Setup of v6:
// SP
module SP(
	clk,
	rst_n,
	in_valid,
	in_data,
	in_mode,
	out_valid,
	out_data
);
input clk, rst_n, in_valid;
input [2:0] in_mode;
input [8:0] in_data;
output reg out_valid;
output reg [8:0] out_data;
integer i;
genvar idx;
parameter STATE_IDLE = 3'd0 ;
parameter STATE_MInv = 3'd1 ;
parameter STATE_MMul = 3'd2 ;
parameter STATE_Sort = 3'd3 ;
parameter STATE_Sum  = 3'd4 ;
parameter STATE_OUTPT= 3'd5 ;
reg [2:0] current_state, next_state;
reg [2:0] data_cnt;
reg [2:0] mode;
reg [8:0] a[0:5], b[0:5], c[0:5], d[0:5], e[0:5];
wire [8:0] next_c, next_e;
reg has_sent_b;
wire out_valid_b;
wire [8:0] next_b;
reg has_sent_mod;
reg [1:0] mm_stage;
wire [17:0] mul_in_s0[0:2], mul_in_s1[0:2];
reg [17:0] mul_in[0:2];
wire mul_out_valid[0:2];
wire [8:0] mul_out[0:2];
reg is_mod_finish[0:2];
wire is_all_mod_finish;
reg  [8:0] mul_out_s0[0:2], mul_out_s1[0:2];
reg flag_sort1, flag_sort2;
wire [8:0] next_d0, next_d1, next_d2, next_d3, next_d4, next_d5;
always @(posedge clk or negedge rst_n) begin
	if (!rst_n) 	current_state <= STATE_IDLE ;
	else 			current_state <= next_state ;
end
always @(*) begin
	next_state = current_state ;
	case(current_state)
		STATE_IDLE: begin
			if (data_cnt==6) begin
				if (mode[0]==1) 		next_state = STATE_MInv ;
				else if (mode[1]==1)	next_state = STATE_MMul ;
  ...
For scale: ~550 flip-flops, roughly 0.078 sq mm of cells after synthesis.
Settings: LEC_CHECK=0, CAP_MARGIN=0, CELL_PAD_IN_SITES_DETAIL_PLACEMENT=0, CORE_ASPECT_RATIO=0.99, CORE_MARGIN=2, CORE_UTILIZATION=72, CTS_CLUSTER_SIZE=73, HOLD_SLACK_MARGIN=0.29, PLACE_DENSITY_LB_ADDON=0.0, SETUP_SLACK_MARGIN=2.11, SLEW_MARGIN=20, TNS_END_PERCENT=100; clock period 7.44 ns.
run.sh (not shown) runs the stock make flow with config.mk's settings and CLKGATE_MAP_FILE=.
v6: all stages done; final checks FAILED (negative setup slack).
Modified inputs, v7 compared to v6
Settings: removing PLACE_DENSITY_LB_ADDON (formerly 0.0); removing HOLD_SLACK_MARGIN (formerly 0.29); removing TNS_END_PERCENT (formerly 100); changing CAP_MARGIN from 0 to 20; removing SETUP_SLACK_MARGIN (formerly 2.11); changing CORE_UTILIZATION from 72 to 66; removing CORE_ASPECT_RATIO (formerly 0.99); removing CELL_PAD_IN_SITES_DETAIL_PLACEMENT (formerly 0); removing CTS_CLUSTER_SIZE (formerly 73); changing the clock period (ns, I/O delays scaled along) from 7.44 to 8.53.
Results
v7 completed; timing, DRC and antenna clean. Of v6 and v7, v7 shows the higher post-route minimum period, with v6 below it. v7 gives less post-cts resize count than v6 did. Reported for v6 and v7, synthesized instance count turned out identical to the last digit. v7 vs v6: maximum frequency down by a little under 10%.

---

## build 11
SP again, from the RTL that the note above started with.
make LEC_CHECK=0 CAP_MARGIN=20 CELL_PAD_IN_SITES_DETAIL_PLACEMENT=0 CORE_ASPECT_RATIO=0.67 CORE_MARGIN=2 CORE_UTILIZATION=70 CTS_CLUSTER_SIZE=28 PLACE_DENSITY_LB_ADDON=0.0 SETUP_SLACK_MARGIN=2.11 SLEW_MARGIN=20 TNS_END_PERCENT=60 finish   # period 7.44 ns
Build 11 finished all stages; layout check result: FAIL, due to negative setup slack.
Input-level comparison between build 36 and build 11:
Settings: PLACE_DENSITY_LB_ADDON no longer set, was 0.0; SETUP_SLACK_MARGIN no longer set, was 2.11; CORE_ASPECT_RATIO no longer set, was 0.67; TNS_END_PERCENT no longer set, was 60; CELL_PAD_IN_SITES_DETAIL_PLACEMENT no longer set, was 0; CORE_UTILIZATION now 40, was 70; CTS_CLUSTER_SIZE no longer set, was 28; the clock period (ns, I/O delays scaled along) now 8.62, was 7.44.
[summary]
- Note that the design area recorded for build 36 amounts to 0.931 times the value seen in build 11.
- Build 36 | stages: all done | timing, DRC, antenna: all pass
- Build 36 packs its core looser than build 11.
- As of build 36, power per standard cell area had fallen by more than a quarter compared to build 11.
## Diff of input files: build 64 against build 36
Settings: PLACE_DENSITY_LB_ADDON: unset -> 0.0; CORE_UTILIZATION: 40 -> 72; CTS_CLUSTER_SIZE: unset -> 77; the clock period (ns, I/O delays scaled along): 8.62 -> 7.24.
- | build 64 | all stages done | FAIL | negative setup slack |
- Relative to build 36, number of optimization iterations in the first detailed-route pass increased by 5 in build 64.
- Combinational power, build 64 vs build 36: up by more than half
- In build 64, global-route usage is higher than in build 36.
- Measured against each other, build 36 and build 64 differ in post-route minimum period, the higher figure coming from build 36.
- Fill cell instance count of the final layout: build 64 < build 36
- met3 demand-to-capacity share in global routing came out higher on build 64 than on build 36.
- Delta (build 64 minus build 36): total setup buffers inserted after CTS increased 57; setup slack decreased 810 ps.
- For the half-perimeter wire length of the detailed placement result, build 64 came in 8500 um lower than build 36 did.
- Build 64 ended with more number of antenna cells inserted than build 36.
- Relative to build 36, final area increased by 8.1% in build 64.
### build 64 -> build 32
Settings: an added ABC_AREA of 1; an added SETUP_SLACK_MARGIN of 0.38; a deleted CTS_CLUSTER_SIZE that had been 77; a deleted PLACE_DENSITY_LB_ADDON that had been 0.0; a change of the clock period (ns, I/O delays scaled along) from 7.24 to 3.08.
[summary]
Build 32: it failed during global routing, and the tool reported GRT-0116. Measured against each other, build 32 and build 64 differ in floorplan net count, the higher figure coming from build 32. Summary — count of instantiated cells in the yosys netlist, build 32 relative to build 64: higher, by 1,780. Detailed-placement wirelength estimate, build 32 vs build 64: up by more than 10%. Of build 32 and build 64, build 32 shows the higher quantity of hold-fixing buffers added after cts, with build 64 below it. Build 32 vs build 64: xor and xnor fraction of the mapped netlist area down. Higher post-synthesis adder-cell area fraction was reported by build 64, not build 32. Between build 32 and build 64, it is build 32 whose synthesized area is higher, by about 2%. The mean instance size in the synthesized netlist in build 32 sits 15% below the value recorded for build 64. Relative to build 64, build 32 degrades post-place setup slack. Going from build 64 to build 32, the die area was found to have gone up by 2300 um^2. In the metrics for build 32 and build 64, the one carrying the higher share of cell area taken by muxes after synthesis is build 64.
--- input diff build 32..build 24 ---
Settings: a deleted ABC_AREA that had been 1; a change of CORE_UTILIZATION from 72 to 56; a deleted SETUP_SLACK_MARGIN that had been 0.38; a change of the clock period (ns, I/O delays scaled along) from 3.08 to 4.82.
--- outcome ---
None of the runs build 32 and build 24 ends with a clean layout.
Build 32 did not finish: a tool error stopped it during global routing.
Sort build 32 and build 24 by number of hold-repair buffers added at the cts stage, descending, and build 32 comes first.
Between build 32 and build 24, the flow reports count of standard-cell rows increasing by more than 10%.
Die area was lower in build 32 than in build 24.
Input changes introduced in build 23 (baseline for comparison: build 24):
Settings: SETUP_SLACK_MARGIN newly set to 2.13; CORE_UTILIZATION changed from 56 to 72; PLACE_DENSITY newly set to 0.35; the clock period (ns, I/O delays scaled along) changed from 4.82 to 7.66.
Findings:
- Finished, but not clean: build 24, with negative setup slack.
- Build 23 did not stop at any stage, and its layout met the timing, DRC and antenna checks.
- Fmax | build 23 vs build 24 | build 23 slower
- Reported for build 24 and build 23, number of failing hold endpoints at the final stage turned out identical to the last digit.
- [build 23] fraction of power consumed by combinational cells fell 6.0 points relative to build 24
- Detailed placer's ending HPWL delta (build 23 − build 24): favourable
- Comparing build 24 and build 23, the higher setup total negative slack is on build 23.
- The worst reg2reg path depth reported for build 23 is greater than that of build 24 by 11.
- The standard cells in build 23 occupy less silicon area than those in build 24 do.
Power figures rest on the tool's default switching activity, not on a simulated workload.
